==> inputs of run P <==
==> flow/design.v (excerpt) <==
module Final_Project(reset,sw1,sw2,sw3,sw4,FPGA_clk,dot_row,dot0_col,dot1_col,
							out1, out2, out3, out4, out5, out6);
Settings: LEC_CHECK=0, ABC_AREA=1, CAP_MARGIN=20, CORE_MARGIN=2, CORE_UTILIZATION=72, PLACE_DENSITY=0.82, SLEW_MARGIN=20; clock period 4.78 ns.
run.sh (not shown) runs the stock make flow with config.mk's settings and CLKGATE_MAP_FILE=.
==> run B: changes against run P <==
Settings changed: CORE_UTILIZATION 72 to 70, CTS_CLUSTER_DIAMETER from default to 201, PLACE_DENSITY 0.82 to default.
==> flow/constraint.sdc (replaced) <==
create_clock -name core_clock -period 4.22 [get_ports {FPGA_clk}]
set_input_delay 0.8440 -clock core_clock [delete_from_list [all_inputs] [get_ports {FPGA_clk}]]
set_output_delay 0.8440 -clock core_clock [all_outputs]
set_load 0.01 [all_outputs]
==> results.txt <==
gpl congestion: 1.02
logic share of the area: 57.2%
Most common cell on crit path: nand2_2
family with the most delay on the worst path: simple AND/OR/NAND/NOR gates
Placed Cells: 3529
setup ws final: -0.230 ns
Comb area: 12500 um^2
SO Faults: negative setup slack
Inverters: 437
Power Clock: 2150 uW
Final setup viols: 22
Tot GR Track Use: 41.6%
status: finished with violations
the above is filed under run P

==> results.txt <==
status: stopped before the end
Fail Step: global routing
Stop Error: [ERROR GRT-0232] Routing congestion too high. Check the congestion heatmap in the GUI.
FA/HA/MAJ Cells, Area Fraction: 4.39%
Resized cells post-CTS: 264
Placed Cells: 3624
yosys xor share: 2.91%
Top area cell types: dfxtp_1 (27%), nand2_1 (13%), nor2_1 (8.3%)
grt peak-use layer: met2
Post-synth seq share: 26.9%
GR Util met2: 91.7%
Post-CTS Setup Bufs: 35
Root Driver: clkbuf_16
Tot GR Track Use: 72.6%
Port Buffer Count: 71
gpl congestion: 1.02
the above is filed under run B


* * *

==> inputs of trial 64 <==
Final_Project again, from the RTL that the note above started with.
make LEC_CHECK=0 CAP_MARGIN=20 CELL_PAD_IN_SITES_GLOBAL_PLACEMENT=2 CORE_MARGIN=2 CORE_UTILIZATION=40 CTS_CLUSTER_SIZE=26 GPL_ROUTABILITY_DRIVEN=1 GPL_TIMING_DRIVEN=1 MAX_ROUTING_LAYER=met4 MIN_ROUTING_LAYER=met2 PLACE_DENSITY=0.66 SETUP_SLACK_MARGIN=-0.77 SLEW_MARGIN=10 finish   # period 10.0 ns
==> build 56: changes against trial 64 <==
- ABC_AREA: default -> 1
- CELL_PAD_IN_SITES_GLOBAL_PLACEMENT: 2 -> default
- CORE_UTILIZATION: 40 -> 31
- CTS_CLUSTER_SIZE: 26 -> default
- MAX_ROUTING_LAYER: met4 -> default
- MIN_ROUTING_LAYER: met2 -> met1
- PLACE_DENSITY: 0.66 -> 0.51
- SETUP_SLACK_MARGIN: -0.77 -> default
- SLEW_MARGIN: 10 -> 15
- TNS_END_PERCENT: default -> 70
==> results <==
| metric | build 56 | trial 64 |
|---|---|---|
| Met1 Wirelength | 28.2 mm | 0 um |
| Drt pass-1 iters | 7 | 52 |
| Routed wire length on met3 | 2.97 mm | 23.1 mm |
| Worst rel slew slack | 0.184 | 0.165 |
| Cell with the most instances after synthesis | sky130_fd_sc_hd__nand2_1 | sky130_fd_sc_hd__nor2_1 |
| Worst slew pin tran | 1220 ps | 1250 ps |
| Result of the run | complete, no violations | complete, but fails checks |
| Reasons for failing layout checks | - | DRC |
| Post-Layout Cell Count | 4,087 | 2,994 |
| Adder-cell area share of the yosys netlist | 0.0439 | 0.0500 |
| AND-OR/OR-AND Cells, Area Fraction | 0.140 | 0.199 |
| Maximum VDD drop | 0.0977 mV | 0.127 mV |
| Total Power | 2550 uW | 2530 uW |
| Hold path endpoint | CLK.count6[0] | CLK.count3[0] |
| Clock buf count | 45 | 41 |
| Number of buffer and inverter stages on the critical path | 5 | 3 |
| Worst-case register-to-register setup slack | 5220 ps | 4160 ps |

* * *

==> job 5348 <==
Starting RTL as in the previous note.
make LEC_CHECK=0 ABC_AREA=1 CAP_MARGIN=20 CORE_ASPECT_RATIO=1.02 CORE_MARGIN=3 CORE_UTILIZATION=42 CTS_CLUSTER_DIAMETER=210 GPL_ROUTABILITY_DRIVEN=1 GPL_TIMING_DRIVEN=1 MAX_ROUTING_LAYER=met5 MIN_ROUTING_LAYER=met2 PLACE_DENSITY_LB_ADDON=0.02 SLEW_MARGIN=25 TNS_END_PERCENT=80 finish   # period 4.07 ns
==> job 3857 (differences from job 5348) <==
Settings changed: ABC_AREA 1 to unset, CORE_ASPECT_RATIO 1.02 to unset, CORE_MARGIN 3 to 2, CORE_UTILIZATION 42 to 68, CTS_CLUSTER_DIAMETER 210 to unset, GPL_ROUTABILITY_DRIVEN 1 to unset, GPL_TIMING_DRIVEN 1 to unset, MAX_ROUTING_LAYER met5 to met4, MIN_ROUTING_LAYER met2 to unset, PLACE_DENSITY_LB_ADDON 0.02 to unset, SLEW_MARGIN 25 to 20, TNS_END_PERCENT 80 to unset.
==> flow/constraint.sdc (replaced) <==
create_clock -name core_clock -period 4.21 [get_ports {FPGA_clk}]
set_input_delay 0.8420 -clock core_clock [delete_from_list [all_inputs] [get_ports {FPGA_clk}]]
set_output_delay 0.8420 -clock core_clock [all_outputs]
set_load 0.01 [all_outputs]
==> comparison <==
Against job 3857, the combinational power of job 5348 is higher by 29%.
Global-route usage is about the same in job 5348 and job 3857.
Between job 3857 and job 5348, the lower core utilization is in job 5348 (gap 29 points).
Job 5348 produced a layout that fails on setup timing. Job 3857 finished but failed the layout checks on setup timing.
In job 5348 the synthesized area is larger than in job 3857, by about 9%.
Against job 5348, the clock power of job 3857 is smaller by about 10%.
Against job 5348, the critical path depth of job 3857 is lower by 7.
Sequential cell count is the same in job 3857 and job 5348.
Between job 3857 and job 5348, the lower clock skew is in job 5348 (gap 0.0054 ns).
Against job 3857, the wire length of job 5348 is higher by about 15%.
Against job 3857, the non-clock buffer count of job 5348 is higher by 32.
Power figures rest on the tool's default switching activity, not on a simulated workload.
